## job 9098
Design WcaUpConverter, start of the top module:
module WcaUpConverter
(
	input              	clock,
	input              	reset,
	input              	enable,
	input  	wire [7:0]  	cfg,				 
	input  	wire       		strobe_cic,   	 
	input  	wire [31:0] 	phase_cordic, 	 
	input		wire [3:0]  	log2_rate,
	input	  wire			strobe_if,
	input   wire	[31:0] iq_bb_in,
	output  reg		[23:0] iq_if_out
  );
clock: 3.0 ns
lec_check: 0
abc_area: 0
cap_margin: 20
cell_pad_in_sites_global_placement: 1
core_margin: 2
core_utilization: 47
cts_cluster_diameter: 373
max_routing_layer: met4
min_routing_layer: met1
place_density: 0.89
setup_slack_margin: -0.12
slew_margin: 10
tns_end_percent: 90
run.sh (not shown) runs the stock make flow with config.mk's settings and CLKGATE_MAP_FILE=.
Job 9098 had finished all stages when the layout checks came back failing, citing negative setup slack.
Relative to job 9098, the following input files were edited for job 5705:
# job 9098
export LEC_CHECK = 0
export ABC_AREA = 0
export CAP_MARGIN = 20
export CELL_PAD_IN_SITES_GLOBAL_PLACEMENT = 1
export CORE_MARGIN = 2
export CORE_UTILIZATION = 47
export CTS_CLUSTER_DIAMETER = 373
export MAX_ROUTING_LAYER = met4
export MIN_ROUTING_LAYER = met1
export PLACE_DENSITY = 0.89
export SETUP_SLACK_MARGIN = -0.12
export SLEW_MARGIN = 10
export TNS_END_PERCENT = 90
create_clock -name core_clock -period 3.0 [get_ports {clock}]
# job 5705
export LEC_CHECK = 0
export ABC_AREA = 0
export CAP_MARGIN = 35
export CELL_PAD_IN_SITES_DETAIL_PLACEMENT = 1
export CELL_PAD_IN_SITES_GLOBAL_PLACEMENT = 1
export CORE_ASPECT_RATIO = 0.54
export CORE_MARGIN = 4
export CORE_UTILIZATION = 69
export CTS_CLUSTER_DIAMETER = 303
export GPL_ROUTABILITY_DRIVEN = 1
export GPL_TIMING_DRIVEN = 0
export HOLD_SLACK_MARGIN = 0.11
export MAX_ROUTING_LAYER = met5
export MIN_ROUTING_LAYER = met1
export PLACE_DENSITY_LB_ADDON = 0.05
export SETUP_SLACK_MARGIN = 0.3
export SLEW_MARGIN = 10
export TNS_END_PERCENT = 90
create_clock -name core_clock -period 3.0 [get_ports {clock}]
## What came out
As the logs show, job 5705 stopped at global placement without I/O (3_1_place_gp_skip_io) after a tool error, so it never reached the end of the flow. Job 5705 vs job 9098 — die area dropped 30%. Between job 5705 and job 9098, it is job 5705 whose die height is lower, by 38%. Synthesized area came out exactly the same in job 9098 and job 5705.
#### Input delta (job 5147 over job 5705)
# job 5705
export LEC_CHECK = 0
export ABC_AREA = 0
export CAP_MARGIN = 35
export CELL_PAD_IN_SITES_DETAIL_PLACEMENT = 1
export CELL_PAD_IN_SITES_GLOBAL_PLACEMENT = 1
export CORE_ASPECT_RATIO = 0.54
export CORE_MARGIN = 4
export CORE_UTILIZATION = 69
export CTS_CLUSTER_DIAMETER = 303
export GPL_ROUTABILITY_DRIVEN = 1
export GPL_TIMING_DRIVEN = 0
export HOLD_SLACK_MARGIN = 0.11
export MAX_ROUTING_LAYER = met5
export MIN_ROUTING_LAYER = met1
export PLACE_DENSITY_LB_ADDON = 0.05
export SETUP_SLACK_MARGIN = 0.3
export SLEW_MARGIN = 10
export TNS_END_PERCENT = 90
create_clock -name core_clock -period 3.0 [get_ports {clock}]
# job 5147
export LEC_CHECK = 0
export CAP_MARGIN = 20
export CELL_PAD_IN_SITES_DETAIL_PLACEMENT = 1
export CELL_PAD_IN_SITES_GLOBAL_PLACEMENT = 1
export CORE_MARGIN = 6
export CORE_UTILIZATION = 33
export CTS_CLUSTER_DIAMETER = 240
export MIN_ROUTING_LAYER = met2
export SLEW_MARGIN = 20
create_clock -name core_clock -period 8.0 [get_ports {clock}]
==> comparison <==
Job 5147 was carried through to the last stage, and its layout satisfied the timing, DRC and antenna checks.
As far as summed standard-cell area reported by yosys goes, job 5705 and job 5147 are indistinguishable; the numbers are identical.
Per the comparison of job 5147 with job 5705, adder-cell area share of the yosys netlist roughly the same, synthesized cell count saw little to no change, area fraction in compound gates after synthesis was more or less identical, effective utilization at floorplan dropped 37 points, average size of a mapped cell held steady.
Between job 5705 and job 5147, the multiplexer share of the synthesized area figures differ only marginally.
Between job 5147 and job 5705, it is job 5147 whose row count is higher, by 98%.
Diff job 5705 -> job 5147: die area grew by 110%, die outline height increased 95%, area of the core region went up 110%.
diff inputs: job 5147 => job 4200
# job 5147
export LEC_CHECK = 0
export CAP_MARGIN = 20
export CELL_PAD_IN_SITES_DETAIL_PLACEMENT = 1
export CELL_PAD_IN_SITES_GLOBAL_PLACEMENT = 1
export CORE_MARGIN = 6
export CORE_UTILIZATION = 33
export CTS_CLUSTER_DIAMETER = 240
export MIN_ROUTING_LAYER = met2
export SLEW_MARGIN = 20
create_clock -name core_clock -period 8.0 [get_ports {clock}]
# job 4200
export LEC_CHECK = 0
export CAP_MARGIN = 20
export CORE_MARGIN = 2
export CORE_UTILIZATION = 72
export PLACE_DENSITY = 0.64
export SETUP_SLACK_MARGIN = -0.22
export SLEW_MARGIN = 20
create_clock -name core_clock -period 2.95 [get_ports {clock}]
--- outcome ---
Taking job 5147 as the reference, in job 4200 critical path depth moved down; final cycle utilization of the critical path moved up; fraction of power consumed by combinational cells moved up; critical path buffer and inverter count moved up. In the reports for job 5147 and job 4200, the smaller setup slack belongs to job 4200. No crash in job 4200: every stage finished, but the layout fails its final checks due to negative setup slack. Job 5147 went all the way through synthesis, placement and routing and the layout is clean on timing, DRC and antenna. Delta (job 4200 minus job 5147): count of buffers added by post-CTS timing repair for setup went up, chip footprint went down, footprint of the multi-input gates went up.


The RTL this note starts from:
==> flow/design.v <==
`timescale 1ns / 1ps
module WcaCicInterp
(
	input wire clock,
	input wire reset,
	input wire enable,
	input wire strobe_cic,
	input wire strobe_if,
	input wire [3:0] log2_rate,
	input  wire [15:0] data_in,
	output wire [15:0] data_out
);
reg [24+15:0] comb1;
reg [24+15:0] comb2;
reg [24+15:0] comb3;
reg [24+15:0] pipe1;
reg [24+15:0] pipe2;
reg [24+15:0] pipe3;
reg [24+15:0] integ1;  
reg [24+15:0] integ2;
reg [24+ 15:0] integ3;
always @(posedge clock)
	if(reset | ~enable)
		begin
			pipe1 <= 0;
			pipe2 <= 0;
			pipe3 <= 0;
			comb1 <= 0;
			comb2 <= 0;
			comb3 <= 0;	
		end
	else if (strobe_cic)
		begin
			comb1 <= data_in;
			pipe1 <= data_in - comb1;
			comb2 <= pipe1;
			pipe2 <= pipe1 - comb2;
			comb3 <= pipe2;
			pipe3 <= pipe2 - comb3;
		end
reg [15:0] data_store;
always @(posedge clock)
	if(reset | ~enable)
		begin
			integ1 <= 0;
			integ2 <= 0;
			integ3 <= 0;
		end
	else if (strobe_if)
		begin
			integ1 <= integ1 + pipe3; 
			integ2 <= integ2 + integ1; 
			integ3 <= integ3 + integ2; 
			case(log2_rate)
				4'h1:  data_store <= integ3[18:3];
				4'h2:  data_store <= integ3[21:6];
				4'h3:  data_store <= integ3[24:9];
				4'h4:  data_store <= integ3[27:12];
				4'h5:  data_store <= integ3[30:15];
				4'h6:  data_store <= integ3[33:18];
				4'h7:  data_store <= integ3[36:21];
				4'h8:  data_store <= integ3[39:24];
				default: data_store <= integ3[15:0];
			endcase
		end
assign data_out = data_store;
endmodule
`timescale 1 ns/100 ps
module WcaCordic12 (reset,ngreset,clock, strobeData, X0, Y0, A0, XN, YN, AN);
  parameter BIT_WIDTH   = 12;
  parameter ITERATIONS  = 12;
  parameter MODE        = 0;  
  input clock, reset, ngreset,strobeData;
  input signed  [BIT_WIDTH-1:0] X0, Y0, A0;
  output signed [BIT_WIDTH-1:0] XN, YN, AN;
  wire signed [BIT_WIDTH-1:0] x_w [ITERATIONS-1:1];
  wire signed [BIT_WIDTH-1:0] y_w [ITERATIONS-1:1];
  wire signed [BIT_WIDTH-1:0] a_w [ITERATIONS-1:1];
    localparam [143:0] arctanLUT = { 12'h0, 12'h1, 12'h1, 12'h3, 12'h5, 12'ha, 12'h14, 12'h29, 12'h51, 12'ha0, 12'h12e,  12'h200  };
    CordicCalc #(0,MODE,BIT_WIDTH) pcc_0(.reset(reset), .ngreset(ngreset), .clock(clock), .strobeData( strobeData),
               .X0(X0), .Y0(Y0), .A0(A0), .aRom(arctanLUT[BIT_WIDTH-1:0]),
               .XN(x_w[1]), .YN(y_w[1]), .AN(a_w[1])  );
    genvar i;
    generate for(i=1; i<ITERATIONS-1; i=i+1) begin: pcc_1
      CordicCalc #(i,MODE,BIT_WIDTH) pcc_1(.reset(reset), .ngreset(ngreset), .clock(clock), .strobeData( strobeData),
               .X0(x_w[i]), .Y0(y_w[i]), .A0(a_w[i]), .aRom(arctanLUT[(i+1)*BIT_WIDTH-1:i*BIT_WIDTH]),
               .XN(x_w[i+1]), .YN(y_w[i+1]), .AN(a_w[i+1])  );
    end
	endgenerate 
    CordicCalc #(ITERATIONS-1,MODE,BIT_WIDTH) pcc_2(.reset(reset),.ngreset(ngreset),.clock(clock), .strobeData( strobeData),
               .X0(x_w[ITERATIONS-1]), .Y0(y_w[ITERATIONS-1]), .A0(a_w[ITERATIONS-1]), 
               .aRom(arctanLUT[ITERATIONS*BIT_WIDTH-1:(ITERATIONS-1)*BIT_WIDTH]),
               .XN(XN), .YN(YN), .AN(AN)  );
endmodule
module CordicCalc(reset,ngreset,clock, strobeData, X0, Y0, A0, XN, YN, AN, aRom);
  parameter RSHIFT = 0;
  parameter MODE = 0;    
  parameter BIT_WIDTH = 12;
  input reset, ngreset, clock, strobeData;
  input  signed [BIT_WIDTH-1:0] X0, Y0, A0;
  input  signed [BIT_WIDTH-1:0] aRom;
  output signed [BIT_WIDTH-1:0] XN, YN, AN;
  wire d;
  reg signed [BIT_WIDTH-1:0] XN, YN, AN;
  assign d = (MODE==0)? A0[BIT_WIDTH-1] : ~Y0[BIT_WIDTH-1];  
  always @ (posedge clock) begin
      if(reset) begin
        AN <=  0;
        XN <=  0;
        YN <=  0;
      end
      else
        if (d & strobeData)    begin 
          AN <=  A0 + aRom; 
          XN <=  X0 + (Y0>>>RSHIFT);
          YN <=  Y0 - (X0>>>RSHIFT);
        end
        else if (strobeData)      begin 
          AN <=  A0 - aRom; 
          XN <=  X0 - (Y0>>>RSHIFT);
          YN <=  Y0 + (X0>>>RSHIFT);
        end       
  end   
endmodule
module WcaUpConverter
(
	input              	clock,
	input              	reset,
	input              	enable,
	input  	wire [7:0]  	cfg,				 
	input  	wire       		strobe_cic,   	 
	input  	wire [31:0] 	phase_cordic, 	 
	input		wire [3:0]  	log2_rate,
	input	  wire			strobe_if,
	input   wire	[31:0] iq_bb_in,
	output  reg		[23:0] iq_if_out
  );
  parameter MODE  =  4'hB; 		 
	wire  aclr = cfg[1];  
	wire [15:0] ihb_in = iq_bb_in[15:0];
	wire [15:0] qhb_in = iq_bb_in[31:16];
	wire [11:0] icor_in;
	wire [11:0] qcor_in;
	wire [23:0] cor_out;
	wire [15:0] icic_in;
	wire [15:0] qcic_in;
	wire hb_strobe_out;
	wire cic_strobe_out;
assign icic_in 		= ihb_in; 
assign qcic_in 		= qhb_in;
generate if( MODE & 3'h2)
  begin
  	wire [15:0] icic_out;
   wire [15:0] qcic_out;
   reg [15:0] icic_latch;
	reg [15:0] qcic_latch;
	WcaCicInterp cic_i (
	 .clock(clock), 
    .reset(reset | aclr), 
    .enable(enable), 
    .strobe_cic(strobe_cic), 
    .strobe_if(strobe_if), 
    .log2_rate(log2_rate), 
    .data_in(icic_in), 
    .data_out(icic_out)
    );
	WcaCicInterp cic_q (
    .clock(clock), 
    .reset(reset | aclr), 
    .enable(enable), 
    .strobe_cic(strobe_cic), 
    .strobe_if(strobe_if), 
    .log2_rate(log2_rate), 
    .data_in(qcic_in), 
    .data_out(qcic_out)
    );
	always @(posedge clock)
	begin
		if( strobe_if)
		 begin
			icic_latch<= icic_out;
			qcic_latch<= qcic_out;
		 end
	end	 
	wire bypassCic    	=  MODE[3] & cfg[3];
   assign icor_in 		= (bypassCic) ? icic_in[15:4] : icic_latch[15:4];
	assign qcor_in 		= (bypassCic) ? qcic_in[15:4] : qcic_latch[15:4] ;
	end
else 
 begin 
    assign icor_in 			= icic_in[15:4] ;
    assign qcor_in 			= qcic_in[15:4] ;
  end   
endgenerate
generate if( MODE & 3'h1)
  begin
  wire [11:0] icordicout_internal;
  wire [11:0] qcordicout_internal;
    reg [11:0] X0;
    reg [11:0] Y0;
    reg [11:0] A0;
    always @(posedge clock) 
     case({strobe_if, phase_cordic[31:30]})
       3'b101 :   
        begin            
            X0 <= -qcor_in;
            Y0 <= icor_in;
            A0 <= phase_cordic[31:20] - 12'h400;                    
        end
       3'b110 :  
        begin
            X0 <= qcor_in;
            Y0 <= -icor_in;
            A0 <= phase_cordic[31:20] + 12'h400;                    
        end
       3'b100:  
			begin
            X0 <= icor_in;
            Y0 <= qcor_in;
            A0 <= phase_cordic [31:20];
        end
       3'b111:  
			begin
            X0 <= icor_in;
            Y0 <= qcor_in;
            A0 <= phase_cordic [31:20];
        end
    endcase
    WcaCordic12  #(12,12,0) cordic
    ( 
       .ngreset(1'b1), .clock(clock),.reset(reset | aclr), .strobeData(strobe_if),
       .X0(X0), .Y0(Y0),.A0(A0),
       .XN(icordicout_internal), .YN(qcordicout_internal), .AN() 
    );	 
	wire bypassCordic    = MODE[3] & cfg[2];
	assign cor_out = (bypassCordic) ? {qcor_in, icor_in} : {qcordicout_internal, icordicout_internal};
  end
else  
  begin
    assign cor_out = {qcor_in, icor_in};
  end
endgenerate 
	always @(posedge clock)
	begin
		if( strobe_if)	iq_if_out <= cor_out;
	end
endmodule  
clock: 3.0 ns
lec_check: 0
abc_area: 1
cap_margin: 5
cell_pad_in_sites_detail_placement: 1
cell_pad_in_sites_global_placement: 1
core_margin: 4
core_utilization: 69
cts_cluster_diameter: 373
gpl_routability_driven: 0
gpl_timing_driven: 0
hold_slack_margin: 0.11
max_routing_layer: met4
min_routing_layer: met1
place_density_lb_addon: 0.05
setup_slack_margin: 0.3
slew_margin: 10
tns_end_percent: 90
The baseline failed in 3_1_place_gp_skip_io, error FLW-0024.
Rerun with:
Settings changed: ABC_AREA 1 to 0, CAP_MARGIN 5 to 20, CELL_PAD_IN_SITES_DETAIL_PLACEMENT 1 to not set, CELL_PAD_IN_SITES_GLOBAL_PLACEMENT 1 to 0, CORE_MARGIN 4 to 2, CORE_UTILIZATION 69 to 72, GPL_ROUTABILITY_DRIVEN 0 to not set, GPL_TIMING_DRIVEN 0 to not set, HOLD_SLACK_MARGIN 0.11 to not set, MAX_ROUTING_LAYER met4 to met5, PLACE_DENSITY_LB_ADDON 0.05 to 0.22, SETUP_SLACK_MARGIN 0.3 to 0.83.
Outcome: Now the flow failed in 5_1_grt (GRT-0232). Die size is lower by 20%. Area after synthesis is lower by 15%. Synthesized cell count is lower by 36%.
Rerun with:
Settings changed: CAP_MARGIN 20 to 5, CELL_PAD_IN_SITES_GLOBAL_PLACEMENT 0 to 1, CORE_UTILIZATION 72 to 69, GPL_TIMING_DRIVEN set to 0, HOLD_SLACK_MARGIN set to 0.11, MAX_ROUTING_LAYER met5 to met4, PLACE_DENSITY set to 0.89, PLACE_DENSITY_LB_ADDON 0.22 to not set, SETUP_SLACK_MARGIN 0.83 to 0.3.
Result: With this change the flow aborted during 3_1_place_gp_skip_io with GPL-0301; synthesized cell count is unchanged; synthesized area does not change; die size rises by 4.3%.
Rerun with:
Settings changed: ABC_AREA 0 to not set, CAP_MARGIN 5 to 20, CELL_PAD_IN_SITES_GLOBAL_PLACEMENT 1 to not set, CORE_UTILIZATION 69 to 33, CTS_CLUSTER_DIAMETER 373 to 79, GPL_TIMING_DRIVEN 0 to not set, HOLD_SLACK_MARGIN 0.11 to not set, MAX_ROUTING_LAYER met4 to not set, MIN_ROUTING_LAYER met1 to not set, PLACE_DENSITY 0.89 to not set, SETUP_SLACK_MARGIN 0.3 to not set, SLEW_MARGIN 10 to 20, TNS_END_PERCENT 90 to not set.
Clock period 3.0 ns to 8.0 ns, I/O delays scaled along.
This time the run produced a clean layout.
Die area went up by 110%.
Synthesized area does not change.
Synthesized cell count stays the same.
Rerun with:
Settings changed: CORE_UTILIZATION 33 to 40, CTS_CLUSTER_DIAMETER 79 to not set.
Clock period 8.0 ns to 5.3 ns, I/O delays scaled along.
=> The changed run finished clean; area after synthesis is unchanged; combinational power goes up by 51%; routed wire length stays flat; setup slack got worse by 1600 ps; design area goes down by 0.34%; final cell count goes down by 3.9%.
Power figures rest on the tool's default switching activity, not on a simulated workload.
